File: design/flow/config.mk
export PLATFORM = sky130hd
export DESIGN_NAME = i16_biquad
export DESIGN_NICKNAME = i16_biquad
export VERILOG_FILES = /design/flow/design.v
export SDC_FILE = /design/flow/constraint.sdc
export NUM_CORES = 4
export LEC_CHECK = 0
export ABC_AREA = 1
export CAP_MARGIN = 35
export CORE_MARGIN = 2
export CORE_UTILIZATION = 72
export CTS_CLUSTER_DIAMETER = 366
export CTS_CLUSTER_SIZE = 10
export GPL_ROUTABILITY_DRIVEN = 0
export PLACE_DENSITY = 0.42
export SLEW_MARGIN = 20
export TNS_END_PERCENT = 10
File: design/flow/constraint.sdc
create_clock -name core_clock -period 9.36 [get_ports {CLK}]
set_input_delay 1.8720 -clock core_clock [delete_from_list [all_inputs] [get_ports {CLK}]]
set_output_delay 1.8720 -clock core_clock [all_outputs]
set_load 0.01 [all_outputs]
File: design/flow/design.v
module i16_mul(
    input signed [15:0] A,
    input signed [15:0] B,
    output signed [31:0] P
);
assign P = A * B;
endmodule
module i18_mul(
    input signed [17:0] A,
    input signed [15:0] B_coef,
    output signed [33:0] P
);
assign P = A * B_coef;
endmodule
module i36_acc(
    input signed [33:0] A,
    input signed [31:0] B,
    input signed [35:0] _Z,
    output signed [35:0] S
);
wire signed [35:0] A_ext = {{2{A[33]}}, A};
wire signed [35:0] B_ext = {{4{B[31]}}, B};
assign S = A_ext + B_ext + _Z;
endmodule
module i36_delay(
    input CLK,
    input RST,
    input signed [35:0] STORE,
    output reg signed [35:0] READ
);
always @ (posedge CLK, negedge RST) begin
    if (!RST) begin
        READ <= 0;
    end else begin
        READ <= STORE;
    end
end
endmodule
module i36_trunc(
    input signed [35:0] A,
    output reg signed [15:0] B_sat,
    output reg signed [17:0] B
);
wire signed [35:0] shifted_inter = (A >>> 14);
wire signed [21:0] shifted = shifted_inter[21:0];
always @(*) begin
    B = $signed(shifted[17:0]);
    if (shifted > 22'sd32767) B_sat = 16'sd32767;
    else if (shifted < -22'sd32768) B_sat = -16'sd32768;
    else B_sat = $signed(shifted[15:0]);
end
endmodule
module i16_biquad(
    input CLK, RST,
    input unsigned [15:0] A,
    output signed [15:0] B,
    input signed [15:0] b_0,
    input signed [15:0] b_1,
    input signed [15:0] b_2,
    input signed [15:0] a_1,
    input signed [15:0] a_2
);
wire signed [17:0] feedback;
wire signed [31:0] P_b0;
wire signed [31:0] P_b1;
wire signed [31:0] P_b2;
wire signed [33:0] P_a1;
wire signed [33:0] P_a2;
wire signed [35:0] S_0;
wire signed [35:0] S_1;
wire signed [35:0] S_2;
wire signed [35:0] Z_0;
wire signed [35:0] Z_1;
i16_mul mul_b0(
    .A(A),
    .B(b_0),
    .P(P_b0)
);
i16_mul mul_b1(
    .A(A),
    .B(b_1),
    .P(P_b1)
);
i16_mul mul_b2(
    .A(A),
    .B(b_2),
    .P(P_b2)
);
i18_mul mul_a1(
    .A(feedback),
    .B_coef(a_1),
    .P(P_a1)
);
i18_mul mul_a2(
    .A(feedback),
    .B_coef(a_2),
    .P(P_a2)
);
i36_acc ACC_0(
    .A(P_a2),
    .B(P_b2),
    ._Z(36'sd0),
    .S(S_0)
);
i36_acc ACC_1(
    .A(P_a1),
    .B(P_b1),
    ._Z(Z_0),
    .S(S_1)
);
i36_acc ACC_2(
    .A(34'sd0),
    .B(P_b0),
    ._Z(Z_1),
    .S(S_2)
);
i36_delay DELAY_0(
    .CLK(CLK),
    .RST(RST),
    .STORE(S_0),
    .READ(Z_0)
);
i36_delay DELAY_1(
    .CLK(CLK),
    .RST(RST),
    .STORE(S_1),
    .READ(Z_1)
);
i36_trunc OUT(
    .A(S_2),
    .B(feedback),
    .B_sat(B)
);
endmodule
File: design/flow/run.sh
#!/bin/bash
# the make line also repeats each setting of config.mk as NAME=value (left out here)
make -C /OpenROAD-flow-scripts/flow DESIGN_CONFIG=/design/flow/config.mk WORK_HOME=/design/flow/orfs CLKGATE_MAP_FILE= finish
==> results of run 1 <==
metal layers:
layer | track usage, % | vias up
met5 | 1.989 | -
met2 | 76.64 | 3619
met4 | 38.62 | 18
li1 | - | 20080
met1 | 54.38 | 24460
met3 | 16.59 | 1531
per-stage QoR:
stage | utilization (%) | instance area, um2 | setup TNS (ns)
final | 87.27 | 70300 | -245.81
after global routing | 87.26 | 70290 | -265.59
after CTS | 85.92 | 69210 | -216.65
after detailed placement | 81.81 | 65900 | -298.26
after global placement | 81.81 | 65900 | -291.77
after floorplan | - | 59090 | -180.48
area by class of cell:
cell class                 count  area [um2]  share of cell area [%]
inverter                    2309        8732                   12.42
multi-input combinational   4199       49890                   70.97
sequential                    71        1777                   2.527
tap                         1060        1326                   1.887
clock inverter                 6       92.59                  0.1317
timing repair buffer         918        8230                   11.71
antenna                        8       20.02                 0.02848
clock buffer                  10       229.0                  0.3257
repair_timing:
action                     CTS  global route
pin swaps                  278           170
setup buffers               90            24
cloned                       8             1
setup endpoints to repair   83            83
resized                    577           249
==> metrics.csv, run 1 <==
metric,value,unit
r2r_end,DELAY_0.READ[34],
cts_buffer_depth,2,
wl_met2,89.30,mm
top_cell,inv_1,
cp_max_fo,10,
ys_seq_share,3.036,%
rrSetupSlack,-1.97,ns
simple_gate_area_share,12.39,%
grt_pass1_wl,299.3,mm
critPathBufInv,20,
core,80550,um2
rsz0062_at_grt,yes,
status,"complete, but fails checks",
row_count,104,
slowest_stage,fa_2,
synth_nets,8971,
top_area_cell,fa_1,
drt_iter0_drc,4882,
dieHeight,289.1,um
min_path_cells,2,
path_delay_family,adder cells,
post-dp-hpwl,154.7,mm
crit_type,primary input to register,
grt_usage,48.72,%
clk_pin_slew_worst_paths,0.07,ns
layout.cells.non_filler,8581,
clock_skew,0.01986,ns
r2r_cells,45,
grt_pass1_vias,55430,
syn2layout_area_growth,20.13,%
crit_end,DELAY_1.READ[32],
floorplan.core_util,72.65,%
drt.antenna.violating_nets,0,
hold_viol_final,0,
slew_headroom,40.50,%
finalCritPeriodShare,143.8,%
cts_sinks,71,
top_cell_area_share,55.73,%
ys_cells,6842,
clk_latency,0.40,ns
clock-root-buffer,clkbuf_16,
wl_met1,60.85,mm
required,9.68,ns
yosys.area_share.xor_xnor,1.612,%
crit_path_max_incr_delay,0.65,ns
startpoint,b_0[2],
cap_violations,0,
synth_flops,71,
wl_met3,27.39,mm
whs_endpoint,DELAY_1.READ[0],
antenna_found_initial,14,
grt-ovfl-total,0,
vias,49710,
finalSetupViolCount,82,
h-tree-depth,3,
adder_share,64.32,%
netlist_area,58520,um2
setup_slack,-4.102,ns
max_freq,74.28,MHz
synth-async-reset-ratio,100.0,%
ys_chip_area,58520,um2
startpoint_type,primary input,
ys_sh_mux,0,%
routed_wl,200.4,mm
synth-edff-count,0,
fillers,4166,
top_layer_used,met5,
so_faults,setup timing,
warnings,35,
yosys-top-cells-count,"inv_1, fa_1, nand2_1",
syn_avg_cell_area,8.553,um2
hold_class,register to register,
cts_tree,done,
port_buffers,113,
topCellsByArea,"fa_1, inv_1, ha_1, nand2_1, dfrtp_1",
yosys_warnings,2,
wire_per_inst,23.36,um
die_area,83570,um2
drt-pass1-iter-count,8,
ctsHoldBuffers,0,
die_x,289.1,um
grt_max_degree,55,
cpMostUsedCell,fa_1,
tightest_slew,0.8925,ns
crit_cells,51,
rr_startpoint,DELAY_1.READ[15],
hold_start,DELAY_0.READ[0],
crit_path_end_kind,register,
whs,0.6324,ns
yosysUniqueCellTypes,48,
ff_type,dfrtp_1,
drcViolationCount,0,
top_logic_kind,adder cells,
num_io_pins,114,
arrival,13.78,ns
synth_cells,6842,
period_needed,13.46,ns
maxSlewViolCount,0,
pre_cts_ws,-4.748,ns
aoi_share,2.020,%
numCtsBuffers,9,
vias_per_cell,5.792,
placed_cells,8436,
nets,9637,
==> inputs of run 2 (changes only) <==
ABC_AREA = 0   (was 1)
CAP_MARGIN = 20   (was 35)
CELL_PAD_IN_SITES_GLOBAL_PLACEMENT = 3   (was default)
CORE_UTILIZATION = 40   (was 72)
CTS_CLUSTER_DIAMETER = 227   (was 366)
CTS_CLUSTER_SIZE = 100   (was 10)
GPL_ROUTABILITY_DRIVEN = default   (was 0)
PLACE_DENSITY = 0.93   (was 0.42)
SLEW_MARGIN = 10   (was 20)
TNS_END_PERCENT = 35   (was 10)
clock period = 16.0 ns   (was 9.36 ns; I/O delays follow)
==> run 2 against run 1 <==
Compared with the run above:
- the run now finishes clean
- register-to-register slack gained 5.9 ns
- die area increased by 76%
- global-route usage fell by 25 points
- via count fell by 20%
- sequential cell count stayed put
- clock skew rose by 0.0030 ns
- synthesized cell count shrank 12%
- first-iteration DRC count fell by 62%
- design area is 7.0% lower
- core utilization down 42 points
==> metrics.csv, run 2 <==
metric,value,unit
port_buffers,113,
grtUsageMet1,31.36,%
h-tree-depth,3,
antenna_found_initial,15,
wire_per_inst,19.86,um
cts_buffer_depth,2,
startpoint,b_0[4],
warnings,31,
numCtsBuffers,9,
row_count,139,
layout.cells.non_filler,8288,
drt.antenna.violating_nets,0,
syn_avg_cell_area,9.569,um2
crit_path_end_kind,register,
simple_gate_area_share,12.95,%
whs,0.6521,ns
path_delay_family,adder cells,
aoi_share,3.103,%
hold_viol_final,0,
finalCritPeriodShare,98.08,%
die_x,383.0,um
ys_cells,6004,
pre_cts_ws,-0.8270,ns
drt-pass1-iter-count,5,
slowest_stage,fa_1,
yosys-top-cells-count,"inv_1, fa_1, nand2_1",
clock-root-buffer,clkbuf_16,
setup_slack,0.3070,ns
top_cell_area_share,56.76,%
grt_usage,23.55,%
synth-async-reset-ratio,100.0,%
floorplan.core_util,40.14,%
r2r_end,DELAY_1.READ[29],
vias,39770,
rrSetupSlack,3.97,ns
synth_flops,71,
top_cell,inv_1,
crit_path_max_incr_delay,0.59,ns
place.gp.congestion,0.8724,
final_util,45.69,%
clock_skew,0.02284,ns
syn2layout_area_growth,13.84,%
top_logic_kind,adder cells,
drt_iter0_drc,1845,
grtUsageMet2,41.58,%
tightest_slew,1.159,ns
use_met3,2.567,%
maxSlewViolCount,0,
grt_max_degree,60,
crit_type,primary input to register,
crit_end,DELAY_0.READ[34],
rsz0062_at_grt,yes,
synth-edff-count,0,
ys_sh_mux,0,%
slew_headroom,22.46,%
num_io_pins,114,
cts_sinks,71,
netlist_area,57450,um2
startpoint_type,primary input,
yosys.area_share.xor_xnor,1.875,%
max_freq,63.72,MHz
finalSetupViolCount,0,
routed_wl,164.6,mm
grt_pass1_vias,45100,
vias_per_cell,4.799,
grt-ovfl-total,0,
required,16.29,ns
dieHeight,383.0,um
hold_start,DELAY_0.READ[0],
drcViolationCount,0,
hold_class,register to register,
placed_cells,8217,
die_area,146700,um2
period_needed,15.69,ns
clk_pin_slew_worst_paths,0.08,ns
arrival,15.99,ns
cap_violations,0,
grt-busiest-layer,met2,
whs_endpoint,DELAY_1.READ[0],
ff_type,dfrtp_1,
cp_max_fo,7,
ys_seq_share,3.093,%
grt_pass1_wl,261.8,mm
yosys_warnings,2,
clk_latency,0.42,ns
synth_nets,8133,
core,143100,um2
post-dp-hpwl,137.0,mm
min_path_cells,2,
critPathBufInv,17,
crit_cells,51,
top_area_cell,fa_1,
ys_chip_area,57450,um2
synth_cells,6004,
topCellsByArea,"fa_1, inv_1, ha_1, and2_1, nand2_1",
rr_startpoint,DELAY_1.READ[15],
cts_tree,done,
yosysUniqueCellTypes,74,
cpMostUsedCell,fa_1,
nets,8503,
adder_share,65.52,%
r2r_cells,44,
status,no timing/DRC/antenna violations,
[run 2: cell type report]
cell class | instances | area (um2)
fillers | 13870 | 77730
multi-input cells | 3878 | 48830
inverters | 1832 | 6877
repair buffers | 582 | 5220
well taps | 1903 | 2381
flip-flops and latches | 71 | 1777
clock buffers | 9 | 225.2
clock inverters | 7 | 72.57
diodes | 6 | 15.01
[run 2: repair_timing]
action | in CTS | in global routing
pin swaps | 10 | 123
hold buffers | 0 | 0
setup buffers | 1 | 40
cloned | 1 | 8
gates resized | 15 | 163
setup endpoints to repair | 7 | 28
[run 2: metrics by stage]
step	setup TNS, ns	cell area, um2
after global placement	-6.400	63770
after CTS	0	64170
after detailed placement	-7.675	63770
final	0	65400
after global routing	-0.3055	65390
after floorplan	0	57450
[run 2: metal layers]
metal  wire length (um)  share of wire (%)
met1              68720                 42
met2              84730                 51
met3               7528                4.6
met4               3609                2.2
met5                 27              0.016
==> inputs of run 3 (changes only) <==
ABC_AREA = default   (was 0)
CAP_MARGIN = 5   (was 20)
CELL_PAD_IN_SITES_GLOBAL_PLACEMENT = default   (was 3)
CORE_ASPECT_RATIO = 0.5   (was default)
CORE_UTILIZATION = 72   (was 40)
CTS_CLUSTER_DIAMETER = 359   (was 227)
CTS_CLUSTER_SIZE = 31   (was 100)
PLACE_DENSITY = default   (was 0.93)
PLACE_DENSITY_LB_ADDON = 0.23   (was default)
SETUP_SLACK_MARGIN = 2.32   (was default)
SLEW_MARGIN = 20   (was 10)
TNS_END_PERCENT = default   (was 35)
clock period = 12.1 ns   (was 16.0 ns; I/O delays follow)
==> run 3 against run 2 <==
Compared with the run above:
- the layout now fails its checks (setup timing)
- critical path depth increased by 5
- register-to-register slack got worse by 4.5 ns
- via count increased by 18%
- die area decreased by 44%
- first-iteration DRC count increased to 3.1 times the previous value
- clock skew decreased by 0.015 ns
- worst hold slack improved by 0.11 ns
- largest cell class unchanged
- synthesized cell count unchanged
- non-clock buffer count increased by 254
- design area increased by 5.7%
- worst setup slack got worse by 3.3 ns
==> metrics.csv, run 3 <==
metric,value,unit
syn_avg_cell_area,9.569,um2
crit_path_max_incr_delay,0.58,ns
cts_tree,done,
adder_share,65.52,%
die_area,82210,um2
maxSlewViolCount,0,
core,79190,um2
hold_start,DELAY_0.READ[0],
crit_path_end_kind,register,
fillers,3379,
grt_max_degree,72,
top_cell,inv_1,
layout.cells.non_filler,7691,
rsz0062_at_grt,yes,
whs_endpoint,DELAY_1.READ[0],
so_faults,setup timing,
startpoint,A[1],
numCtsBuffers,9,
min_path_cells,2,
crit_type,primary input to register,
row_count,73,
path_delay_family,adder cells,
grt-ovfl-total,0,
finalCritPeriodShare,124.7,%
drcViolationCount,0,
cts_sinks,71,
max_freq,66.25,MHz
arrival,15.42,ns
h-tree-depth,3,
top_cell_area_share,56.76,%
vias_per_cell,6.118,
synth_flops,71,
slew_headroom,17.56,%
r2r_cells,48,
port_buffers,113,
topCellsByArea,"fa_1, inv_1, ha_1, and2_1, nand2_1",
clock_skew,0.008287,ns
synth_cells,6004,
grt_usage,45.85,%
rr_startpoint,DELAY_1.READ[8],
clk_latency,0.41,ns
aoi_share,3.103,%
period_needed,15.09,ns
slowest_stage,fa_1,
nets,8757,
setup_slack,-2.994,ns
grt_pass1_vias,51790,
top_logic_kind,adder cells,
critPathBufInv,20,
ys_chip_area,57450,um2
ys_cells,6004,
die_x,403.5,um
post-dp-hpwl,136.4,mm
clk_pin_slew_worst_paths,0.06,ns
cts_buffer_depth,2,
grt_pass1_wl,283.0,mm
drt.antenna.violating_nets,0,
drt_iter0_drc,5712,
hold_class,register to register,
placed_cells,7454,
clock-root-buffer,clkbuf_16,
cap_violations,0,
post_dp_cell_area,64270,um2
cp_max_fo,37,
floorplan.core_util,72.55,%
yosys-top-cells-count,"inv_1, fa_1, nand2_1",
wire_per_inst,25.51,um
vias,47050,
simple_gate_area_share,12.95,%
ff_type,dfrtp_1,
antenna_found_initial,12,
tightest_slew,1.233,ns
ys_seq_share,3.093,%
dieHeight,203.7,um
yosys_warnings,2,
synth_nets,8133,
crit_cells,56,
warnings,33,
hold_viol_final,0,
required,12.43,ns
startpoint_type,primary input,
synth-async-reset-ratio,100.0,%
crit_end,DELAY_0.READ[33],
final_cell_area,69100,um2
yosys.area_share.xor_xnor,1.875,%
r2r_end,DELAY_0.READ[33],
routed_wl,196.2,mm
rrSetupSlack,-0.52,ns
top_area_cell,fa_1,
num_io_pins,114,
yosysUniqueCellTypes,74,
synth-edff-count,0,
status,"complete, but fails checks",
place.gp.congestion,1.007,
cpMostUsedCell,fa_1,
syn2layout_area_growth,20.28,%
netlist_area,57450,um2
finalSetupViolCount,63,
drt-pass1-iter-count,12,
ys_sh_mux,0,%
[run 3: final cells by class]
cell class	count	area [um2]	area share, %
Antenna cell	9	22.52	0.03259
Timing Repair Buffer	836	8029	11.62
Clock inverter	6	86.33	0.1249
Sequential cell	71	1777	2.571
Inverter	1832	6898	9.982
Tap cell	1050	1314	1.901
Multi-Input combinational cell	3878	50750	73.44
Clock buffer	9	225.2	0.3259
[run 3: through the flow]
stage               setup TNS, ns  hold WS [ns]  setup slack (ns)  util (%)
detailed placement        -164.00        0.7196            -3.376     81.16
global route              -138.90        0.7919            -3.191     87.24
CTS                        -85.77        0.7481            -2.173     85.35
global placement          -148.61        0.7305            -3.151     81.16
finish                    -123.73        0.7643            -2.994     87.26
floorplan                  -65.39        0.5661            -1.892         -
[run 3: timing repair]
item | in CTS | in global routing
hold buffers | 0 | 0
pin swaps | 297 | 220
endpoints found under the setup margin | 83 | 83
gates cloned | 17 | 1
gates resized | 546 | 240
setup buffers | 125 | 69
hold endpoints to repair | 0 | 0
[run 3: layer usage]
layer / GRT usage (%) / vias up / share of wire [%]
li1: - / 18080 / -
met1: 57.26 / 23400 / 33
met2: 71.78 / 4111 / 44
met3: 17.34 / 1448 / 15
met4: 21.04 / 12 / 7.6
met5: 0 / - / 0.041
==> inputs of run 4 (changes only) <==
ABC_AREA = 0   (was default)
CORE_MARGIN = 7   (was 2)
CORE_UTILIZATION = 56   (was 72)
CTS_CLUSTER_DIAMETER = 317   (was 359)
CTS_CLUSTER_SIZE = 98   (was 31)
GPL_ROUTABILITY_DRIVEN = 1   (was default)
GPL_TIMING_DRIVEN = 1   (was default)
HOLD_SLACK_MARGIN = -0.09   (was default)
PLACE_DENSITY_LB_ADDON = 0.06   (was 0.23)
SETUP_SLACK_MARGIN = -1.58   (was 2.32)
TNS_END_PERCENT = 5   (was default)
clock period = 23.7 ns   (was 12.1 ns; I/O delays follow)
==> run 4 against run 3 <==
Compared with the run above:
- the run now finishes clean
- cell count down 5.0%
- global-route usage down 17 points
- sequential cell count unchanged
- synthesized area unchanged
- non-clock buffer count down 672
- via count down 18%
- critical path type unchanged
- largest cell class unchanged
- highest routed layer is now met4
==> metrics.csv, run 4 <==
metric,value,unit
status,no timing/DRC/antenna violations,
startpoint_type,primary input,
whs_endpoint,DELAY_1.READ[0],
clk_pin_slew_worst_paths,0.06,ns
hold_viol_final,0,
wire_per_inst,20.65,um
grt_usage,28.40,%
yosysUniqueCellTypes,74,
numCtsBuffers,9,
syn_avg_cell_area,9.569,um2
clk_latency,0.39,ns
finalCritPeriodShare,79.57,%
adder_share,65.52,%
path_delay_family,adder cells,
synth-async-reset-ratio,100.0,%
ctsHoldBuffers,0,
critPathBufInv,12,
grt_pass1_vias,43800,
layout.cells.non_filler,7307,
num_io_pins,114,
floorplan.core_util,56.96,%
startpoint,b_0[1],
yosys_warnings,2,
yosys.area_share.xor_xnor,1.875,%
setup_tns,0,ns
top_area_cell,fa_1,
grt-ovfl-total,0,
cts_tree,done,
hold_class,register to register,
tightest_slew,1.067,ns
hold_start,DELAY_0.READ[0],
maxSlewViolCount,0,
core,100900,um2
netlist_area,57450,um2
die_area,112300,um2
routed_wl,150.9,mm
syn2layout_area_growth,4.852,%
grt_pass1_wl,246.7,mm
top_logic_kind,adder cells,
row_count,82,
top_cell,inv_1,
cts_buffer_depth,2,
vias_per_cell,5.285,
crit_end,DELAY_1.READ[32],
drt-pass1-iter-count,6,
period_needed,18.86,ns
h-tree-depth,3,
vias,38620,
r2r_cells,42,
drcViolationCount,0,
synth-edff-count,0,
grt_max_degree,49,
rrSetupSlack,10.80,ns
post-dp-hpwl,127.6,mm
synth_flops,71,
cpMostUsedCell,fa_1,
ys_cells,6004,
topCellsByArea,"fa_1, inv_1, ha_1, and2_1, nand2_1",
placed_cells,7289,
rsz0062_at_grt,no,
slowest_stage,fa_1,
drt.antenna.violating_nets,0,
max_freq,53.03,MHz
place.gp.congestion,0.9264,
crit_type,primary input to register,
min_path_cells,2,
yosys-top-cells-count,"inv_1, fa_1, nand2_1",
die_x,467.0,um
crit_cells,45,
clock-root-buffer,clkbuf_16,
warnings,30,
antenna_found_initial,8,
fillers,8789,
aoi_share,3.103,%
cap_violations,0,
rr_startpoint,DELAY_1.READ[15],
port_buffers,113,
simple_gate_area_share,12.95,%
required,23.96,ns
clock_skew,0.009915,ns
ff_type,dfrtp_1,
crit_path_end_kind,register,
finalSetupViolCount,0,
crit_path_max_incr_delay,0.86,ns
nets,8085,
drt_iter0_drc,2702,
synth_cells,6004,
cts_sinks,71,
r2r_end,DELAY_1.READ[32],
arrival,19.12,ns
top_cell_area_share,56.76,%
post_cts_buffers,0,
ys_chip_area,57450,um2
cp_max_fo,25,
post_cts_resized,0,
slew_headroom,28.67,%
synth_nets,8133,
dieHeight,240.5,um
ys_seq_share,3.093,%
ys_sh_mux,0,%
## run 4: final cells by class
| class | instances | area [um2] | area share [%] |
|---|---|---|---|
| inverter | 1832 | 6877 | 11.42 |
| sequential | 71 | 1777 | 2.949 |
| clock buffer | 11 | 242.7 | 0.4030 |
| clock inverter | 5 | 128.9 | 0.2139 |
| tap | 1344 | 1682 | 2.792 |
| antenna | 2 | 5.005 | 0.008308 |
| multi-input combinational | 3878 | 48090 | 79.84 |
| timing repair buffer | 164 | 1431 | 2.376 |
## run 4: stage by stage
step / worst slack [ns] / utilization, % / hold slack, ns / instance area (um2)
3_5_place_dp: 4.326 / 59.35 / 0.6853 / 59860
6_report: 4.842 / 59.73 / 0.7275 / 60240
4_1_cts: 4.740 / 59.72 / 0.7255 / 60230
5_1_grt: 4.037 / 59.72 / 0.7454 / 60230
3_3_place_gp: 4.575 / 59.35 / 0.6966 / 59860
2_1_floorplan: 6.201 / - / 0.5661 / 57450
## run 4: metal layers
| metal | part of all wire (%) | vias to the layer above | wire length, um | global-route usage (%) |
|---|---|---|---|---|
| met1 | 47 | 20260 | 70600 | 42.84 |
| li1 | - | 16700 | - | - |
| met4 | 2.0 | 0 | 2994 | 5.952 |
| met2 | 43 | 1431 | 64460 | 43.03 |
| met5 | 0 | - | 0 | 0 |
| met3 | 8.5 | 223 | 12860 | 5.601 |
==> inputs of run 5 (changes only) <==
ABC_AREA = default   (was 0)
CAP_MARGIN = 20   (was 5)
CORE_ASPECT_RATIO = default   (was 0.5)
CORE_MARGIN = 2   (was 7)
CORE_UTILIZATION = 72   (was 56)
CTS_CLUSTER_DIAMETER = 242   (was 317)
CTS_CLUSTER_SIZE = 99   (was 98)
GPL_ROUTABILITY_DRIVEN = default   (was 1)
GPL_TIMING_DRIVEN = default   (was 1)
HOLD_SLACK_MARGIN = default   (was -0.09)
PLACE_DENSITY = 0.41   (was default)
PLACE_DENSITY_LB_ADDON = default   (was 0.06)
SETUP_SLACK_MARGIN = default   (was -1.58)
TNS_END_PERCENT = 10   (was 5)
clock period = 9.14 ns   (was 23.7 ns; I/O delays follow)
==> run 5 against run 4 <==
Compared with the run above:
- the layout now fails its checks (setup timing)
- sequential share of layout area decreased by 0.35 points
- first-iteration DRC count increased by 13%
- count of clock-buffer cells in the layout unchanged
- die area decreased by 27%
- design area increased by 13%
- sequential cell count unchanged
- synthesized area unchanged
- critical path depth increased by 5
- non-clock buffer count increased by 680
- worst setup slack got worse by 9.7 ns
- critical path type unchanged
- critical endpoint is now DELAY_0.READ[34]
==> metrics.csv, run 5 <==
metric,value,unit
grt_pass1_vias,49290,
top_cell,inv_1,
so_faults,setup timing,
hold_class,register to register,
netlist_area,57450,um2
drt_iter0_drc,3054,
die_area,82070,um2
crit_cells,50,
startpoint,b_0[2],
numCtsBuffers,9,
setup_slack,-4.866,ns
path_delay_family,adder cells,
synth-async-reset-ratio,100.0,%
cts_buffer_depth,2,
crit_end,DELAY_0.READ[34],
cpMostUsedCell,fa_1,
top_logic_kind,adder cells,
floorplan.core_util,72.72,%
clk_pin_slew_worst_paths,0.07,ns
finalCritPeriodShare,153.2,%
yosys_warnings,2,
place.gp.congestion,0.8989,
synth_flops,71,
grt_usage,40.63,%
period_needed,14.01,ns
clk_latency,0.39,ns
r2r_end,DELAY_1.READ[28],
row_count,103,
ys_chip_area,57450,um2
wire_per_inst,20.46,um
warnings,35,
synth-edff-count,0,
yosys-top-cells-count,"inv_1, fa_1, nand2_1",
crit_type,primary input to register,
antenna_found_initial,3,
drt-pass1-iter-count,5,
grt_max_degree,72,
arrival,14.28,ns
cts_sinks,71,
startpoint_type,primary input,
vias,42750,
rr_startpoint,DELAY_1.READ[15],
max_freq,71.40,MHz
nets,8766,
whs_endpoint,DELAY_1.READ[0],
ys_sh_mux,0,%
aoi_share,3.103,%
top_cell_area_share,56.76,%
grt-ovfl-total,0,
topCellsByArea,"fa_1, inv_1, ha_1, and2_1, nand2_1",
syn2layout_area_growth,18.76,%
hold_viol_final,0,
status,"complete, but fails checks",
top_area_cell,fa_1,
clock-root-buffer,clkbuf_16,
maxSlewViolCount,0,
die_x,286.5,um
routed_wl,157.4,mm
vias_per_cell,5.555,
slew_headroom,43.42,%
adder_share,65.52,%
grt_pass1_wl,254.2,mm
clock_skew,0.009495,ns
finalSetupViolCount,82,
required,9.42,ns
simple_gate_area_share,12.95,%
post-dp-hpwl,125.6,mm
tightest_slew,0.8487,ns
ys_seq_share,3.093,%
cp_max_fo,8,
port_buffers,113,
num_io_pins,114,
crit_path_max_incr_delay,0.60,ns
min_path_cells,2,
ff_type,dfrtp_1,
drt.antenna.violating_nets,0,
synth_cells,6004,
core,79000,um2
ys_cells,6004,
cts_tree,done,
syn_avg_cell_area,9.569,um2
drcViolationCount,0,
yosysUniqueCellTypes,74,
critPathBufInv,17,
rrSetupSlack,-2.82,ns
cap_violations,0,
setup_tns,-274.20,ns
slowest_stage,fa_1,
r2r_cells,45,
h-tree-depth,3,
dieHeight,286.5,um
hold_start,DELAY_0.READ[0],
synth_nets,8133,
crit_path_end_kind,register,
yosys.area_share.xor_xnor,1.875,%
rsz0062_at_grt,yes,
## run 5: metrics by stage
stage / area (um2) / utilization (%) / hold WS [ns] / setup WS [ns] / std cells
2_1_floorplan: 58180 / - / 0.5661 / -4.265 / 6004
3_3_place_gp: 65310 / 82.67 / 0.6743 / -5.858 / 7580
3_5_place_dp: 65310 / 82.67 / 0.6718 / -6.000 / 7580
4_1_cts: 67330 / 85.23 / 0.6874 / -4.584 / 7674
5_1_grt: 68220 / 86.35 / 0.7065 / -5.122 / 7692
6_report: 68230 / 86.36 / 0.6890 / -4.866 / 7695
## run 5: area by class of cell
class / instances / area (um2)
clock inverter: 5 / 81.33
fill: 4203 / 10770
tap: 1050 / 1314
sequential: 71 / 1777
multi-input combinational: 3879 / 49930
inverter: 1832 / 6883
antenna: 3 / 7.507
timing repair buffer: 844 / 7991
clock buffer: 11 / 242.7
## run 5: metal layers
metal  share of wire [%]  track usage, %  wire length [um]
met4                 6.6           20.88             10430
met2                  50           68.44             79110
met5              0.0083               0                13
met1                  34           50.29             54130
met3                 8.7           8.021             13750
## run 5: repair_timing
action                     4_1_cts  5_1_grt
cloned                          10        1
pin swaps                      184      111
buffers inserted                68       18
hold buffers                     0        0
resized                        282      196
setup endpoints to repair       83       83
==> inputs of run 6 (changes only) <==
ABC_AREA = 1   (was default)
CELL_PAD_IN_SITES_DETAIL_PLACEMENT = 2   (was default)
CELL_PAD_IN_SITES_GLOBAL_PLACEMENT = 2   (was default)
CORE_ASPECT_RATIO = 1.1   (was default)
CORE_MARGIN = 7   (was 2)
CORE_UTILIZATION = 68   (was 72)
CTS_CLUSTER_DIAMETER = 150   (was 242)
CTS_CLUSTER_SIZE = default   (was 99)
GPL_ROUTABILITY_DRIVEN = 1   (was default)
GPL_TIMING_DRIVEN = 0   (was default)
MIN_ROUTING_LAYER = met2   (was default)
PLACE_DENSITY = default   (was 0.41)
PLACE_DENSITY_LB_ADDON = 0.06   (was default)
SETUP_SLACK_MARGIN = 0.36   (was default)
TNS_END_PERCENT = 100   (was 10)
clock period = 15.3 ns   (was 9.14 ns; I/O delays follow)
==> run 6 against run 5 <==
Compared with the run above:
- the flow now stops in 3_1_place_gp_skip_io
- synthesized area grew 1.9%
- die area grew 15%
- synthesized cell count grew 14%
==> metrics.csv, run 6 <==
metric,value,unit
status,did not finish,
failed_stage,3_1_place_gp_skip_io,
stop_error,[ERROR FLW-0024] Place density exceeds 1.0 (current PLACE_DENSITY_LB_ADDON =  0.06). Please check if the value of  PLACE_DENSITY_LB_ADDON is between 0 and 0.99.,
top_logic_kind,adder cells,
core,85060,um2
adder_share,64.32,%
top_area_cell,fa_1,
synth_nets,8971,
simple_gate_area_share,12.39,%
synth_cells,6842,
ys_chip_area,58520,um2
top_cell,inv_1,
ys_sh_mux,0,%
top_cell_area_share,55.73,%
row_count,112,
yosys.area_share.xor_xnor,1.612,%
ff_type,dfrtp_1,
yosys_warnings,2,
yosysUniqueCellTypes,48,
die_area,94480,um2
die_x,293.7,um
synth_flops,71,
ys_cells,6842,
synth-edff-count,0,
synth-async-reset-ratio,100.0,%
topCellsByArea,"fa_1, inv_1, ha_1, nand2_1, dfrtp_1",
floorplan.core_util,68.80,%
yosys-top-cells-count,"inv_1, fa_1, nand2_1",
syn_avg_cell_area,8.553,um2
ys_seq_share,3.036,%
netlist_area,58520,um2
aoi_share,2.020,%
dieHeight,321.7,um
==> inputs of run 7 (changes only) <==
CELL_PAD_IN_SITES_DETAIL_PLACEMENT = default   (was 2)
CELL_PAD_IN_SITES_GLOBAL_PLACEMENT = default   (was 2)
CORE_ASPECT_RATIO = default   (was 1.1)
CORE_MARGIN = 2   (was 7)
CORE_UTILIZATION = 59   (was 68)
CTS_CLUSTER_DIAMETER = 372   (was 150)
CTS_CLUSTER_SIZE = 97   (was default)
GPL_ROUTABILITY_DRIVEN = default   (was 1)
GPL_TIMING_DRIVEN = default   (was 0)
MIN_ROUTING_LAYER = default   (was met2)
PLACE_DENSITY = 0.38   (was default)
PLACE_DENSITY_LB_ADDON = default   (was 0.06)
SETUP_SLACK_MARGIN = default   (was 0.36)
TNS_END_PERCENT = 35   (was 100)
clock period = 8.04 ns   (was 15.3 ns; I/O delays follow)
==> run 7 against run 6 <==
Compared with the run above:
- now fails the layout checks on setup timing
- die area rose by 7.7%
- synthesized cell count unchanged
- synthesized area unchanged
==> metrics.csv, run 7 <==
metric,value,unit
fillers,7283,
synth-edff-count,0,
startpoint_type,primary input,
drt-pass1-iter-count,6,
cts_buffer_depth,2,
clock-root-buffer,clkbuf_16,
adder_share,64.32,%
slowest_stage,fa_2,
arrival,13.14,ns
floorplan.core_util,59.46,%
clk_pin_slew_worst_paths,0.08,ns
top_logic_kind,adder cells,
crit_path_max_incr_delay,0.65,ns
r2r_end,DELAY_0.READ[27],
setup_slack,-4.831,ns
grt_max_degree,40,
rr_startpoint,DELAY_1.READ[15],
antenna_found_initial,0,
clk_latency,0.40,ns
critPathBufInv,20,
drcViolationCount,0,
syn2layout_area_growth,26.45,%
crit_cells,52,
netlist_area,58520,um2
yosys.area_share.xor_xnor,1.612,%
yosysUniqueCellTypes,48,
cts_sinks,71,
so_faults,setup timing,
slew_headroom,49.18,%
yosys-top-cells-count,"inv_1, fa_1, nand2_1",
required,8.31,ns
r2r_cells,45,
crit_type,primary input to register,
vias_per_cell,5.207,
finalCritPeriodShare,160.1,%
routed_wl,188.7,mm
max_freq,77.69,MHz
whs_endpoint,DELAY_1.READ[0],
ys_chip_area,58520,um2
tightest_slew,0.7622,ns
die_x,318.9,um
simple_gate_area_share,12.39,%
min_path_cells,2,
path_delay_family,adder cells,
hold_viol_final,0,
warnings,35,
final_util,75.19,%
rrSetupSlack,-2.89,ns
syn_avg_cell_area,8.553,um2
finalSetupViolCount,84,
status,"complete, but fails checks",
post-dp-hpwl,164.4,mm
cap_violations,0,
ys_cells,6842,
die_area,101700,um2
place.gp.congestion,1.014,
ys_sh_mux,0,%
synth_flops,71,
drt_iter0_drc,3238,
ys_seq_share,3.036,%
yosys_warnings,2,
h-tree-depth,3,
startpoint,A[15],
num_io_pins,114,
hold_class,register to register,
topCellsByArea,"fa_1, inv_1, ha_1, nand2_1, dfrtp_1",
numCtsBuffers,9,
crit_end,DELAY_0.READ[31],
synth-async-reset-ratio,100.0,%
synth_cells,6842,
synth_nets,8971,
aoi_share,2.020,%
row_count,115,
clock_skew,0.01881,ns
port_buffers,113,
core,98420,um2
nets,9893,
vias,47160,
period_needed,12.87,ns
ff_type,dfrtp_1,
grt_usage,38.71,%
logic_area,50920,um2
top_area_cell,fa_1,
top_cell,inv_1,
grt-ovfl-total,0,
crit_path_end_kind,register,
cp_max_fo,6,
maxSlewViolCount,0,
dieHeight,318.9,um
grt_pass1_wl,293.8,mm
grt_pass1_vias,51930,
wire_per_inst,20.84,um
top_cell_area_share,55.73,%
seq_area,1777,um2
drt.antenna.violating_nets,0,
rsz0062_at_grt,yes,
cpMostUsedCell,fa_1,
cts_tree,done,
hold_start,DELAY_0.READ[0],
==> run 7: stage by stage <==
step	TNS (ns)	area, um2	hold WS (ns)	worst slack (ns)	cells
final	-347.42	74000	0.6438	-4.831	9057
after global routing	-372.25	74000	0.6914	-5.202	9056
after CTS	-339.80	71300	0.6431	-4.769	8972
after detailed placement	-397.16	68380	0.6168	-6.165	8849
after global placement	-396.56	68380	0.6272	-6.185	8849
after floorplan	-249.92	59690	0.5661	-4.398	6842
==> run 7: cell type report <==
type / count / share of cell area (%)
clock buffer: 10 / 0.3094
timing repair buffer: 1174 / 14.37
clock inverter: 6 / 0.09299
antenna: 1 / 0.003382
sequential: 71 / 2.401
tap: 1287 / 2.176
inverter: 2309 / 11.84
multi-input combinational: 4199 / 68.80
==> run 7: repair_timing <==
item / 4_1_cts / 5_1_grt
gates resized: 570 / 589
gates cloned: 3 / 3
endpoints found under the hold margin: 0 / 0
endpoints found under the setup margin: 86 / 84
hold buffers: 0 / 0
buffers inserted: 107 / 92
pin swaps: 248 / 404
==> run 7: layer usage <==
metal	vias up	routed length (um)	track usage (%)
met5	-	0	0
met4	0	11580	17.66
met3	523	16030	8.071
met2	1926	89950	63.49
met1	24100	71170	49.79
li1	20610	-	-
==> inputs of run 8 (changes only) <==
ABC_AREA = 0   (was 1)
CELL_PAD_IN_SITES_GLOBAL_PLACEMENT = 1   (was default)
CORE_ASPECT_RATIO = 1.46   (was default)
CORE_MARGIN = 9   (was 2)
CORE_UTILIZATION = 65   (was 59)
CTS_CLUSTER_DIAMETER = 311   (was 372)
CTS_CLUSTER_SIZE = default   (was 97)
MAX_ROUTING_LAYER = met4   (was default)
PLACE_DENSITY = default   (was 0.38)
PLACE_DENSITY_LB_ADDON = 0.02   (was default)
SETUP_SLACK_MARGIN = 5.0   (was default)
TNS_END_PERCENT = default   (was 35)
clock period = 23.6 ns   (was 8.04 ns; I/O delays follow)
==> run 8 against run 7 <==
Compared with the run above:
- now clean on timing, DRC and antenna
- synthesized area shrank 1.8%
- sequential share of layout area grew 0.56 points
- synthesized cell count shrank 12%
- global-route usage shrank 7.2 points
- die area shrank 2.1%
- core utilization shrank 6.5 points
- cell count shrank 22%
- sequential cell count is the same
- count of clock-buffer cells in the layout grew 2
==> metrics.csv, run 8 <==
metric,value,unit
crit_cells,48,
critPathBufInv,14,
crit_end,DELAY_1.READ[34],
setup_tns,0,ns
synth-edff-count,0,
cap_violations,0,
ys_cells,6004,
cts_sinks,71,
cts_tree,done,
status,no timing/DRC/antenna violations,
cpMostUsedCell,fa_1,
vias_per_cell,5.402,
required,23.93,ns
synth-async-reset-ratio,100.0,%
num_io_pins,114,
hold_viol_final,0,
hold_start,DELAY_0.READ[0],
grt_pass1_wl,236.7,mm
place.gp.congestion,0.9127,
antenna_found_initial,8,
placed_cells,7079,
aoi_share,3.103,%
row_count,131,
r2r_cells,42,
arrival,18.25,ns
drt-pass1-iter-count,5,
hold_class,register to register,
layout.cells.non_filler,7106,
slowest_stage,fa_1,
yosys-top-cells-count,"inv_1, fa_1, nand2_1",
min_path_cells,2,
rr_startpoint,DELAY_1.READ[8],
grt-ovfl-total,0,
cp_max_fo,30,
maxSlewViolCount,0,
fillers,7221,
max_freq,55.80,MHz
top_area_cell,fa_1,
vias,38390,
ys_seq_share,3.093,%
netlist_area,57450,um2
topCellsByArea,"fa_1, inv_1, ha_1, and2_1, nand2_1",
synth_cells,6004,
crit_path_end_kind,register,
crit_path_max_incr_delay,0.54,ns
port_buffers,113,
syn_avg_cell_area,9.569,um2
routed_wl,142.0,mm
cts_buffer_depth,2,
numCtsBuffers,9,
startpoint_type,primary input,
whs_endpoint,DELAY_1.READ[0],
dieHeight,377.2,um
clk_pin_slew_worst_paths,0.06,ns
top_logic_kind,adder cells,
clock-root-buffer,clkbuf_16,
core,87530,um2
top_cell,inv_1,
drt.antenna.violating_nets,0,
final_util,68.65,%
h-tree-depth,3,
yosys_warnings,2,
finalCritPeriodShare,75.93,%
syn2layout_area_growth,4.582,%
clock_skew,0.008130,ns
simple_gate_area_share,12.95,%
slew_headroom,28.42,%
ctsHoldBuffers,0,
yosysUniqueCellTypes,74,
grt_pass1_vias,44900,
finalSetupViolCount,0,
top_cell_area_share,56.76,%
ff_type,dfrtp_1,
ys_chip_area,57450,um2
yosys.area_share.xor_xnor,1.875,%
die_area,99600,um2
synth_nets,8133,
tightest_slew,1.070,ns
ys_sh_mux,0,%
rrSetupSlack,10.91,ns
r2r_end,DELAY_1.READ[34],
post-dp-hpwl,118.9,mm
adder_share,65.52,%
clk_latency,0.41,ns
nets,8092,
synth_flops,71,
grt_usage,31.48,%
die_x,264.0,um
wire_per_inst,19.98,um
crit_type,primary input to register,
floorplan.core_util,65.64,%
drcViolationCount,0,
period_needed,17.92,ns
rsz0062_at_grt,no,
grt_max_degree,72,
warnings,30,
drt_iter0_drc,1652,
path_delay_family,adder cells,
startpoint,b_0[4],
[run 8: metal layers]
metal	track usage, %	share of wire [%]	up-vias
met2	57.38	55	1024
met4	12.59	4.4	0
li1	-	-	16710
met3	3.358	4.5	416
met1	35.12	37	20240
met5	-	0	-
[run 8: area by class of cell]
cell class	instances	area, um2	area share, %
clock buffer	12	246.5	0.4102
clock inverter	4	31.28	0.05206
antenna	8	20.02	0.03332
tap	1130	1414	2.353
multi-input combinational	3878	48160	80.16
timing repair buffer	171	1549	2.578
inverter	1832	6880	11.45
sequential	71	1777	2.957
[run 8: timing repair]
action / CTS / global route
pin swaps: 0 / 3
endpoints found under the setup margin: 18 / 22
setup buffers: 0 / 3
resized: 10 / 40
[run 8: metrics by stage]
step	worst slack (ns)	instance area [um2]	hold WS [ns]
final	5.679	60080	0.7257
after global routing	5.018	60080	0.7299
after CTS	5.008	59900	0.7066
after detailed placement	3.862	59600	0.6760
after global placement	4.101	59610	0.6811
after floorplan	6.121	57450	0.5661
==> inputs of run 9 (changes only) <==
ABC_AREA = default   (was 0)
CAP_MARGIN = 5   (was 20)
CELL_PAD_IN_SITES_GLOBAL_PLACEMENT = default   (was 1)
CORE_ASPECT_RATIO = default   (was 1.46)
CORE_MARGIN = 2   (was 9)
CORE_UTILIZATION = 72   (was 65)
CTS_CLUSTER_DIAMETER = default   (was 311)
MAX_ROUTING_LAYER = default   (was met4)
PLACE_DENSITY_LB_ADDON = default   (was 0.02)
SETUP_SLACK_MARGIN = -0.19   (was 5.0)
clock period = 12.8 ns   (was 23.6 ns; I/O delays follow)
==> run 9 against run 8 <==
Compared with the run above:
- now fails the layout checks on setup timing
- wire length rose by 8.9%
- synthesized cell count did not move
- count of clock-buffer cells in the layout fell by 2
- sequential share of layout area fell by 0.32 points
- sequential cell count did not move
- worst hold slack got worse by 0.016 ns
- via count rose by 11%
- global-route usage rose by 8.3 points
- non-clock buffer count rose by 579
==> metrics.csv, run 9 <==
metric,value,unit
cts_buffer_depth,2,
vias,42640,
whs_endpoint,DELAY_1.READ[0],
synth_flops,71,
yosys-top-cells-count,"inv_1, fa_1, nand2_1",
vias_per_cell,5.612,
drcViolationCount,0,
hold_viol_final,0,
hold_start,DELAY_0.READ[0],
slowest_stage,fa_1,
synth-edff-count,0,
path_delay_family,adder cells,
finalSetupViolCount,52,
min_path_cells,2,
wire_per_inst,20.34,um
post_dp_cell_area,63590,um2
clk_latency,0.38,ns
hold_class,register to register,
ys_sh_mux,0,%
yosys.area_share.xor_xnor,1.875,%
grt_usage,39.78,%
crit_path_end_kind,register,
startpoint_type,primary input,
num_io_pins,114,
rrSetupSlack,0.72,ns
yosysUniqueCellTypes,74,
so_faults,setup timing,
grt_pass1_vias,48710,
post-dp-hpwl,121.8,mm
drt.antenna.violating_nets,0,
crit_end,DELAY_0.READ[30],
synth_cells,6004,
ys_chip_area,57450,um2
pre_cts_ws,-2.951,ns
top_area_cell,fa_1,
cp_max_fo,8,
rsz0062_at_grt,yes,
drt-pass1-iter-count,6,
final_cell_area,67330,um2
synth-async-reset-ratio,100.0,%
syn2layout_area_growth,17.20,%
clock_skew,0.01289,ns
grt_pass1_wl,250.2,mm
numCtsBuffers,9,
die_x,286.5,um
seq_area,1777,um2
drt_iter0_drc,3332,
cts_sinks,71,
slew_headroom,21.53,%
layout.cells.non_filler,7598,
adder_share,65.52,%
period_needed,14.79,ns
placed_cells,7422,
critPathBufInv,14,
cap_violations,0,
aoi_share,3.103,%
port_buffers,113,
cts_tree,done,
synth_nets,8133,
crit_cells,48,
rr_startpoint,DELAY_1.READ[8],
logic_area,50170,um2
ys_cells,6004,
netlist_area,57450,um2
core,79000,um2
clk_pin_slew_worst_paths,0.07,ns
die_area,82070,um2
arrival,15.09,ns
tightest_slew,1.173,ns
dieHeight,286.5,um
crit_type,primary input to register,
row_count,103,
crit_path_max_incr_delay,0.55,ns
final_util,85.23,%
top_logic_kind,adder cells,
max_freq,67.63,MHz
status,"complete, but fails checks",
yosys_warnings,2,
clock-root-buffer,clkbuf_16,
antenna_found_initial,2,
top_cell_area_share,56.76,%
required,13.10,ns
cpMostUsedCell,fa_1,
ys_seq_share,3.093,%
nets,8671,
setup_slack,-1.987,ns
warnings,35,
fillers,4285,
routed_wl,154.6,mm
maxSlewViolCount,0,
syn_avg_cell_area,9.569,um2
startpoint,b_0[8],
ctsHoldBuffers,0,
grt_max_degree,72,
r2r_end,DELAY_0.READ[30],
top_cell,inv_1,
grt-ovfl-total,0,
simple_gate_area_share,12.95,%
place.gp.congestion,0.9226,
setup_tns,-66.38,ns
ff_type,dfrtp_1,
h-tree-depth,3,
r2r_cells,43,
finalCritPeriodShare,115.5,%
floorplan.core_util,72.72,%
topCellsByArea,"fa_1, inv_1, ha_1, and2_1, nand2_1",
[run 9: final cells by class]
type	instances	share of cell area, %
antenna	1	0.003717
clock buffer	10	0.3401
clock inverter	6	0.1264
inverter	1832	10.23
multi-input combinational	3878	74.51
sequential	71	2.639
tap	1050	1.951
timing repair buffer	750	10.19
[run 9: what timing repair did]
item / CTS / global route
pin swaps: 286 / 209
buffers inserted: 127 / 47
resized: 363 / 209
setup endpoints to repair: 56 / 55
cloned: 4 / 4
[run 9: metal layers]
layer	wire (um)	track usage (%)	vias to the layer above
li1	-	-	17900
met1	53310	51.09	22010
met2	76820	65.76	2166
met3	13840	6.153	566
met4	10590	21.68	2
met5	10	0	-
[run 9: per-stage QoR]
stage               hold WS, ns
finish                   0.7099
global route             0.7097
CTS                      0.7060
detailed placement       0.6911
global placement         0.7010
floorplan                0.5661
==> inputs of run 10 (changes only) <==
ABC_AREA = 0   (was default)
CORE_ASPECT_RATIO = 0.5   (was default)
CTS_CLUSTER_DIAMETER = 340   (was default)
CTS_CLUSTER_SIZE = 33   (was default)
MAX_ROUTING_LAYER = met4   (was default)
PLACE_DENSITY = 0.66   (was default)
SETUP_SLACK_MARGIN = 0.99   (was -0.19)
clock period = 8.76 ns   (was 12.8 ns; I/O delays follow)
==> run 10 against run 9 <==
Compared with the run above:
- the layout still fails its checks (setup timing)
- first-iteration DRC count grew 57%
- critical path type unchanged
- synthesized area is the same
- synthesized cell count is the same
==> metrics.csv, run 10 <==
metric,value,unit
dieHeight,203.7,um
row_count,73,
synth_nets,8133,
final_cell_area,70680,um2
rr_startpoint,DELAY_1.READ[8],
top_logic_kind,adder cells,
die_area,82210,um2
vias,46460,
drt_iter0_drc,5228,
port_buffers,113,
slowest_stage,fa_2,
top_area_cell,fa_1,
ys_cells,6004,
adder_share,65.52,%
finalCritPeriodShare,163.3,%
simple_gate_area_share,12.95,%
ys_sh_mux,0,%
die_x,403.5,um
hold_class,register to register,
rsz0062_at_grt,yes,
synth_cells,6004,
post_dp_cell_area,66260,um2
so_faults,setup timing,
finalSetupViolCount,83,
syn2layout_area_growth,23.03,%
whs,0.8583,ns
fillers,3361,
min_path_cells,2,
antenna_found_initial,10,
syn_avg_cell_area,9.569,um2
netlist_area,57450,um2
required,9.08,ns
grt_pass1_vias,51790,
critPathBufInv,15,
h-tree-depth,3,
crit_cells,51,
ys_chip_area,57450,um2
crit_path_end_kind,register,
tightest_slew,0.8011,ns
cts_sinks,71,
clock_skew,0.01395,ns
clock-root-buffer,clkbuf_16,
startpoint_type,primary input,
pre_cts_ws,-6.060,ns
synth_flops,71,
grt_pass1_wl,285.2,mm
cap_violations,0,
whs_endpoint,DELAY_1.READ[0],
hold_viol_final,0,
place.gp.congestion,1.003,
crit_end,DELAY_1.READ[35],
hold_start,DELAY_0.READ[0],
maxSlewViolCount,0,
grt-ovfl-total,0,
yosysUniqueCellTypes,74,
yosys.area_share.xor_xnor,1.875,%
rrSetupSlack,-3.54,ns
max_freq,69.89,MHz
ff_type,dfrtp_1,
drt-pass1-iter-count,9,
cts_buffer_depth,2,
path_delay_family,adder cells,
logic_area,50810,um2
setup_slack,-5.548,ns
cts_tree,done,
seq_area,1777,um2
warnings,35,
topCellsByArea,"fa_1, inv_1, ha_1, and2_1, nand2_1",
slew_headroom,46.59,%
nets,8932,
synth-async-reset-ratio,100.0,%
drt.antenna.violating_nets,0,
vias_per_cell,5.900,
aoi_share,3.103,%
clk_latency,0.39,ns
grt_usage,47.80,%
drcViolationCount,0,
num_io_pins,114,
numCtsBuffers,9,
yosys_warnings,2,
post-dp-hpwl,142.9,mm
grt_max_degree,72,
ys_seq_share,3.093,%
top_cell,inv_1,
cpMostUsedCell,fa_1,
period_needed,14.31,ns
crit_type,primary input to register,
final_util,89.26,%
yosys-top-cells-count,"inv_1, fa_1, nand2_1",
r2r_end,DELAY_1.READ[35],
crit_path_max_incr_delay,0.56,ns
arrival,14.63,ns
top_cell_area_share,56.76,%
r2r_cells,46,
cp_max_fo,14,
floorplan.core_util,72.55,%
synth-edff-count,0,
core,79190,um2
clk_pin_slew_worst_paths,0.07,ns
startpoint,A[8],
routed_wl,194.1,mm
status,"complete, but fails checks",
wire_per_inst,24.65,um
run 10: repair_timing:
item	CTS	global route
pin swaps	214	276
setup endpoints to repair	86	86
buffers inserted	100	83
gates cloned	10	3
gates resized	358	352
endpoints found under the hold margin	0	0
hold buffers	0	0
run 10: cell type report:
cell class | instances | area share [%]
multi-input combinational | 3878 | 71.88
timing repair buffer | 1011 | 13.57
clock inverter | 4 | 0.03186
antenna | 17 | 0.06019
inverter | 1832 | 9.748
sequential | 71 | 2.514
tap | 1050 | 1.859
clock buffer | 12 | 0.3346
run 10: stage by stage:
stage	instances	TNS (ns)
after floorplan	6004	-245.90
after global placement	7646	-353.96
after detailed placement	7646	-366.90
after CTS	7772	-304.75
after global routing	7866	-355.97
final	7875	-334.54
run 10: metal layers:
layer | GRT usage, % | vias up | share of wire, %
li1 | - | 18450 | -
met1 | 59.30 | 23330 | 35
met2 | 72.36 | 3553 | 44
met3 | 16.33 | 1135 | 14
met4 | 20.35 | 0 | 6.4
met5 | - | - | 0
==> inputs of run 11 (changes only) <==
ABC_AREA = default   (was 0)
CAP_MARGIN = 20   (was 5)
CORE_ASPECT_RATIO = 0.94   (was 0.5)
CORE_MARGIN = 7   (was 2)
CORE_UTILIZATION = 18   (was 72)
CTS_CLUSTER_DIAMETER = default   (was 340)
CTS_CLUSTER_SIZE = default   (was 33)
GPL_ROUTABILITY_DRIVEN = 1   (was default)
GPL_TIMING_DRIVEN = 1   (was default)
HOLD_SLACK_MARGIN = 0.26   (was default)
MAX_ROUTING_LAYER = default   (was met4)
PLACE_DENSITY = default   (was 0.66)
PLACE_DENSITY_LB_ADDON = 0.06   (was default)
SETUP_SLACK_MARGIN = 0.36   (was 0.99)
TNS_END_PERCENT = 80   (was default)
clock period = 23.7 ns   (was 8.76 ns; I/O delays follow)
==> run 11 against run 10 <==
Compared with the run above:
- now clean on timing, DRC and antenna
- non-clock buffer count decreased by 791
- sequential share of layout area increased by 0.25 points
- global-route usage decreased by 35 points
- register-to-register slack improved by 13 ns
- core utilization decreased by 69 points
- wire length increased by 8.0%
- worst setup slack improved by 8.5 ns
==> metrics.csv, run 11 <==
metric,value,unit
fillers,35040,
status,no timing/DRC/antenna violations,
finalCritPeriodShare,87.45,%
wl_met1,99.19,mm
seq_area,1777,um2
placed_cells,10240,
top_cell_area_share,56.76,%
synth_nets,8133,
clk_latency,0.42,ns
grt_pass1_vias,45570,
warnings,31,
slowest_stage,clkdlybuf4s50_1,
drt_iter0_drc,1343,
post_cts_buffers,0,
h-tree-depth,3,
crit_path_end_kind,register,
die_area,335200,um2
vias_per_cell,3.656,
top_logic_kind,adder cells,
yosys-top-cells-count,"inv_1, fa_1, nand2_1",
yosys.area_share.xor_xnor,1.875,%
cts_tree,done,
top_area_cell,fa_1,
synth-async-reset-ratio,100.0,%
tightest_slew,1.169,ns
crit_cells,45,
critPathBufInv,13,
grt_pass1_wl,318.7,mm
synth_cells,6004,
die_x,596.7,um
cap_violations,0,
cp_max_fo,18,
logic_area,48180,um2
topCellsByArea,"fa_1, inv_1, ha_1, and2_1, nand2_1",
ctsHoldBuffers,0,
antenna_found_initial,34,
adder_share,65.52,%
drt.antenna.violating_nets,0,
rsz0062_at_grt,no,
place.gp.congestion,0.7379,
syn_avg_cell_area,9.569,um2
drcViolationCount,0,
r2r_end,DELAY_1.READ[35],
yosys_warnings,2,
startpoint,b_0[15],
top_layer_used,met4,
arrival,21.02,ns
ys_sh_mux,0,%
ys_cells,6004,
grt_usage,12.91,%
clock-root-buffer,clkbuf_16,
hold_start,DELAY_0.READ[0],
slew_headroom,21.79,%
routed_wl,209.6,mm
dieHeight,561.7,um
syn2layout_area_growth,11.94,%
finalSetupViolCount,0,
crit_path_max_incr_delay,0.90,ns
grt_max_degree,39,
maxSlewViolCount,0,
r2r_cells,41,
num_io_pins,114,
setup_tns,0,ns
synth-edff-count,0,
cpMostUsedCell,fa_1,
clock_skew,0.02270,ns
hold_viol_final,0,
nets,8141,
required,24.00,ns
cts_sinks,71,
hold_class,register to register,
crit_type,primary input to register,
max_freq,48.25,MHz
ys_seq_share,3.093,%
period_needed,20.72,ns
crit_end,DELAY_1.READ[35],
startpoint_type,primary input,
cts_buffer_depth,2,
wl_met2,102.7,mm
grt-ovfl-total,0,
top_cell,inv_1,
path_delay_family,adder cells,
numCtsBuffers,9,
floorplan.core_util,18.15,%
layout.cells.non_filler,10280,
netlist_area,57450,um2
yosysUniqueCellTypes,74,
post-dp-hpwl,182.8,mm
synth_flops,71,
wl_met3,4.618,mm
aoi_share,3.103,%
wire_per_inst,20.39,um
simple_gate_area_share,12.95,%
ff_type,dfrtp_1,
ys_chip_area,57450,um2
rr_startpoint,DELAY_1.READ[21],
drt-pass1-iter-count,5,
rrSetupSlack,9.01,ns
vias,37580,
core,316600,um2
clk_pin_slew_worst_paths,0.09,ns
post_cts_resized,0,
min_path_cells,2,
row_count,200,
port_buffers,113,
whs_endpoint,DELAY_1.READ[0],
==> run 11: metrics by stage <==
stage	util, %	area, um2	hold slack, ns	setup slack, ns
2_1_floorplan	-	57450	0.5661	6.201
3_3_place_gp	20.21	63980	0.6590	2.024
3_5_place_dp	20.21	63980	0.6627	2.393
4_1_cts	20.31	64290	0.6825	2.809
5_1_grt	20.30	64280	0.7142	2.258
6_report	20.32	64310	0.6617	2.975
==> run 11: layer usage <==
metal,up-vias,GRT usage [%]
met5,-,0
met4,0,1.923
met3,61,1.232
met2,357,22.26
met1,20300,17.88
li1,16860,-
==> run 11: cell type report <==
| cell class | count | share of cell area (%) |
|---|---|---|
| Antenna cell | 20 | 0.07782 |
| Clock buffer | 9 | 0.3502 |
| Clock inverter | 7 | 0.1226 |
| Inverter | 1832 | 10.69 |
| Multi-Input combinational cell | 3878 | 74.92 |
| Sequential cell | 71 | 2.763 |
| Tap cell | 4242 | 8.253 |
| Timing Repair Buffer | 220 | 2.825 |
==> inputs of run 12 (changes only) <==
ABC_AREA = 1   (was default)
CORE_MARGIN = 2   (was 7)
CORE_UTILIZATION = 72   (was 18)
CTS_CLUSTER_DIAMETER = 330   (was default)
CTS_CLUSTER_SIZE = 76   (was default)
HOLD_SLACK_MARGIN = -0.08   (was 0.26)
PLACE_DENSITY = 0.66   (was default)
PLACE_DENSITY_LB_ADDON = default   (was 0.06)
clock period = 8.77 ns   (was 23.7 ns; I/O delays follow)
==> run 12 against run 11 <==
Compared with the run above:
- now fails the layout checks on setup timing
- register-to-register slack lost 12 ns
- critical path depth grew 11
- worst hold slack gained 0.021 ns
- core utilization grew 71 points
- die area shrank 75%
- non-clock buffer count grew 824
- synthesized area grew 1.9%
- critical path type unchanged
- largest cell class unchanged
- highest routed layer is now met5
==> metrics.csv, run 12 <==
metric,value,unit
required,9.13,ns
clock_skew,0.02022,ns
synth_nets,8971,
rr_startpoint,DELAY_1.READ[15],
grt_pass1_vias,57240,
arrival,14.21,ns
critPathBufInv,22,
final_util,91.75,%
cts_sinks,71,
top_cell_area_share,55.73,%
slowest_stage,fa_1,
startpoint,A[15],
cts_buffer_depth,2,
drt.antenna.violating_nets,0,
clk_latency,0.46,ns
drt-pass1-iter-count,10,
vias,55160,
crit_path_end_kind,register,
dieHeight,280.4,um
tightest_slew,0.8907,ns
antenna_found_initial,27,
placed_cells,8489,
logic_area,51610,um2
crit_cells,56,
drt_iter0_drc,7952,
top_logic_kind,adder cells,
adder_share,64.32,%
startpoint_type,primary input,
status,"complete, but fails checks",
clock-root-buffer,clkbuf_16,
yosys.area_share.xor_xnor,1.612,%
cpMostUsedCell,fa_1,
die_area,83570,um2
wire_per_inst,27.69,um
hold_start,DELAY_0.READ[0],
clk_pin_slew_worst_paths,0.08,ns
vias_per_cell,6.308,
ys_seq_share,3.036,%
yosysUniqueCellTypes,48,
layout.cells.non_filler,8744,
r2r_cells,47,
yosys_warnings,2,
cp_max_fo,7,
syn_avg_cell_area,8.553,um2
period_needed,13.85,ns
min_path_cells,2,
rsz0062_at_grt,yes,
seq_area,1777,um2
post-dp-hpwl,159.9,mm
path_delay_family,adder cells,
warnings,36,
grtUsageMet1,61.00,%
top_area_cell,fa_1,
ys_cells,6842,
ff_type,dfrtp_1,
maxSlewViolCount,0,
top_cell,inv_1,
numCtsBuffers,9,
grt_usage,51.24,%
netlist_area,58520,um2
crit_type,primary input to register,
r2r_end,DELAY_1.READ[22],
core,80620,um2
rrSetupSlack,-2.86,ns
synth_flops,71,
max_freq,72.18,MHz
fillers,3022,
hold_class,register to register,
drcViolationCount,0,
finalCritPeriodShare,158.0,%
routed_wl,242.1,mm
so_faults,setup timing,
floorplan.core_util,72.58,%
die_x,298.1,um
aoi_share,2.020,%
ys_sh_mux,0,%
setup_slack,-5.083,ns
grtUsageMet2,76.96,%
cap_violations,0,
topCellsByArea,"fa_1, inv_1, ha_1, nand2_1, dfrtp_1",
grt-ovfl-total,0,
finalSetupViolCount,83,
h-tree-depth,3,
synth-edff-count,0,
crit_end,DELAY_1.READ[22],
whs_endpoint,DELAY_1.READ[0],
row_count,101,
yosys-top-cells-count,"inv_1, fa_1, nand2_1",
cts_tree,done,
hold_viol_final,0,
syn2layout_area_growth,26.41,%
synth_cells,6842,
port_buffers,113,
slew_headroom,40.62,%
grt_pass1_wl,317.2,mm
place.gp.congestion,1.006,
grt-busiest-layer,met2,
grt_max_degree,50,
ys_chip_area,58520,um2
synth-async-reset-ratio,100.0,%
pre_cts_ws,-5.302,ns
nets,9764,
simple_gate_area_share,12.39,%
num_io_pins,114,
use_met3,19.20,%
crit_path_max_incr_delay,0.79,ns
[run 12: area by class of cell]
cell class | instances | share of cell area [%]
sequential | 71 | 2.402
inverter | 2309 | 11.86
clock buffer | 11 | 0.3417
tap | 1081 | 1.828
timing repair buffer | 1044 | 13.67
clock inverter | 3 | 0.02706
antenna | 25 | 0.08457
timing repair inverter | 1 | 0.01184
multi-input combinational | 4199 | 69.77
[run 12: repair_timing]
action	CTS	global route
setup endpoints to repair	85	84
gates cloned	9	4
pin swaps	353	339
resized	653	539
buffers inserted	119	84
endpoints found under the hold margin	0	0
hold buffers	0	0
[run 12: routing by layer]
layer | wire, um | share of wire [%]
met2 | 99940 | 41
met5 | 778 | 0.32
met4 | 30560 | 13
met3 | 41210 | 17
met1 | 69600 | 29
[run 12: metrics by stage]
stage	area [um2]	setup TNS (ns)	hold WS (ns)
floorplan	60620	-197.04	0.5661
global placement	67610	-319.23	0.6445
detailed placement	67610	-332.98	0.6450
CTS	71290	-251.57	0.6765
global route	73930	-303.60	0.7052
finish	73970	-294.54	0.6828
